==> job 634: inputs <==
Design Dmac_Top, start of the top module:
module Dmac_Top (
    input  logic        clk,
    input  logic        rst,
    input  logic        write,
    input  logic        HSel,
    input  logic [1:0]  STrans,
    input  logic [31:0] HWData,
    input  logic [31:0] HAddr,
    input  logic [31:0] MRData,
    input  logic        HReady,
    input  logic [1:0]  M_HResp,
    output logic HReadyOut,
    output logic [1:0] S_HResp,
    input  logic [1:0]  DmacReq,      
    input  logic        Bus_Grant,   
    output logic [31:0] MAddress,
    output logic [31:0] MWData,
    output logic [3:0]  MBurst_Size,
    output logic        MWrite,
    output logic [1:0]  MTrans,
    output logic [3:0]  MWStrb,
    output logic        Bus_Req,
    output logic        Interrupt,
    output logic [1:0]  ReqAck
);
export LEC_CHECK = 0
export CAP_MARGIN = 40
export CELL_PAD_IN_SITES_DETAIL_PLACEMENT = 2
export CELL_PAD_IN_SITES_GLOBAL_PLACEMENT = 3
export CORE_ASPECT_RATIO = 1.26
export CORE_MARGIN = 10
export CORE_UTILIZATION = 40
export CTS_CLUSTER_DIAMETER = 392
export GPL_ROUTABILITY_DRIVEN = 0
export GPL_TIMING_DRIVEN = 1
export MAX_ROUTING_LAYER = met4
export PLACE_DENSITY_LB_ADDON = 0.04
export SLEW_MARGIN = 15
create_clock -name core_clock -period 6.15 [get_ports {clk}]
run.sh (not shown) runs the stock make flow with config.mk's settings and CLKGATE_MAP_FILE=.
==> job 5363: changes against job 634 <==
Settings changed: CAP_MARGIN 40 to 20, CELL_PAD_IN_SITES_DETAIL_PLACEMENT 2 to default, CELL_PAD_IN_SITES_GLOBAL_PLACEMENT 3 to default, CORE_ASPECT_RATIO 1.26 to default, CORE_MARGIN 10 to 2, CORE_UTILIZATION 40 to 26, CTS_CLUSTER_DIAMETER 392 to default, GPL_ROUTABILITY_DRIVEN 0 to default, GPL_TIMING_DRIVEN 1 to default, MAX_ROUTING_LAYER met4 to default, PLACE_DENSITY from default to 0.6, PLACE_DENSITY_LB_ADDON 0.04 to default, SLEW_MARGIN 15 to 20.
==> flow/constraint.sdc (replaced) <==
create_clock -name core_clock -period 14.6 [get_ports {clk}]
set_input_delay 2.9200 -clock core_clock [delete_from_list [all_inputs] [get_ports {clk}]]
set_output_delay 2.9200 -clock core_clock [all_outputs]
set_load 0.01 [all_outputs]
==> job 465: changes against job 634 <==
Settings changed: CAP_MARGIN 40 to 0, CELL_PAD_IN_SITES_GLOBAL_PLACEMENT 3 to default, CORE_ASPECT_RATIO 1.26 to 0.66, CORE_MARGIN 10 to 2, CORE_UTILIZATION 40 to 60, CTS_CLUSTER_DIAMETER 392 to 183, CTS_CLUSTER_SIZE from default to 97, GPL_ROUTABILITY_DRIVEN 0 to default, GPL_TIMING_DRIVEN 1 to 0, PLACE_DENSITY from default to 0.43, PLACE_DENSITY_LB_ADDON 0.04 to default, SLEW_MARGIN 15 to 20, TNS_END_PERCENT from default to 50.
==> flow/constraint.sdc (replaced) <==
create_clock -name core_clock -period 10.0 [get_ports {clk}]
set_input_delay 2.0000 -clock core_clock [delete_from_list [all_inputs] [get_ports {clk}]]
set_output_delay 2.0000 -clock core_clock [all_outputs]
set_load 0.01 [all_outputs]
==> job 7280: changes against job 634 <==
Settings changed: ABC_AREA from default to 1, CAP_MARGIN 40 to 20, CELL_PAD_IN_SITES_DETAIL_PLACEMENT 2 to default, CELL_PAD_IN_SITES_GLOBAL_PLACEMENT 3 to default, CORE_ASPECT_RATIO 1.26 to default, CORE_MARGIN 10 to 2, CORE_UTILIZATION 40 to 71, CTS_CLUSTER_DIAMETER 392 to default, GPL_ROUTABILITY_DRIVEN 0 to default, GPL_TIMING_DRIVEN 1 to default, MAX_ROUTING_LAYER met4 to default, PLACE_DENSITY from default to 0.6, PLACE_DENSITY_LB_ADDON 0.04 to default, SLEW_MARGIN 15 to 20.
==> flow/constraint.sdc (replaced) <==
create_clock -name core_clock -period 2.6 [get_ports {clk}]
set_input_delay 0.5200 -clock core_clock [delete_from_list [all_inputs] [get_ports {clk}]]
set_output_delay 0.5200 -clock core_clock [all_outputs]
set_load 0.01 [all_outputs]
==> results.yml <==
# physical design summary
outcome:
  status: "stopped before the end"
  haltStage: "detailed placement (3_5_place_dp)"
  tool.error: "[ERROR DPL-0033] detailed placement checks failed during check placement."
synth:
  synthCells: 4300
  postSynthSeqShare_pct: 65.5
  avgSynthCellArea_um2: 14.6
  compound_area_share_pct: 8.60
  muxShareOfSynthArea_pct: 13.6
  area_leaders: "edfxtp_1, dfrtp_1, mux4_2, mux2i_1, o21ai_0"
  syn_area_um2: 62800
  ys_area_um2: 62800
  synth-simple-area-share_pct: 7.19
floorplan:
  fp.coreArea_um2: 104000
  die_h_um: 267
  die_area_um2: 107000
# the run above: job 465

==> results.yml <==
# generated from flow reports
outcome:
  status: "no timing/DRC/antenna violations"
floorplan:
  die_h_um: 465
  fp.coreArea_um2: 156000
synth:
  synthCells: 4300
  ys_area_um2: 62800
  postSynthSeqShare_pct: 65.5
  avgSynthCellArea_um2: 14.6
  area_leaders: "edfxtp_1, dfrtp_1, mux4_2, mux2i_1, o21ai_0"
  syn_area_um2: 62800
  muxShareOfSynthArea_pct: 13.6
# the run above: job 634

==> results.yml <==
# generated from flow reports
synth:
  synthCells: 4300
  compound_area_share_pct: 8.60
  syn_area_um2: 62800
  ys_area_um2: 62800
  postSynthSeqShare_pct: 65.5
  avgSynthCellArea_um2: 14.6
  synth-simple-area-share_pct: 7.19
floorplan:
  fp.coreArea_um2: 240000
  die_area_um2: 246000
  die_h_um: 495
cells_and_area:
  nMultiInputCombCells: 2536
setup_path:
  end_kind: "output pin"
route:
  dr.max_layer_used: "met5"
outcome:
  status: "no timing/DRC/antenna violations"
# the run above: job 5363

==> results.yml <==
# physical design summary
outcome:
  status: "stopped before the end"
  haltStage: "global routing (5_1_grt)"
  tool.error: "[ERROR GRT-0232] Routing congestion too high. Check the congestion heatmap in the GUI."
synth:
  compound_area_share_pct: 10.1
  area_leaders: "edfxtp_1, dfrtp_1, nand2_1, o21ai_0, nor2_1"
  synthCells: 7286
  avgSynthCellArea_um2: 9.37
  postSynthSeqShare_pct: 60.3
  ys_area_um2: 68200
  syn_area_um2: 68200
  muxShareOfSynthArea_pct: 0.0440
floorplan:
  die_area_um2: 98600
  die_h_um: 314
  fp.coreArea_um2: 95200
# the run above: job 7280

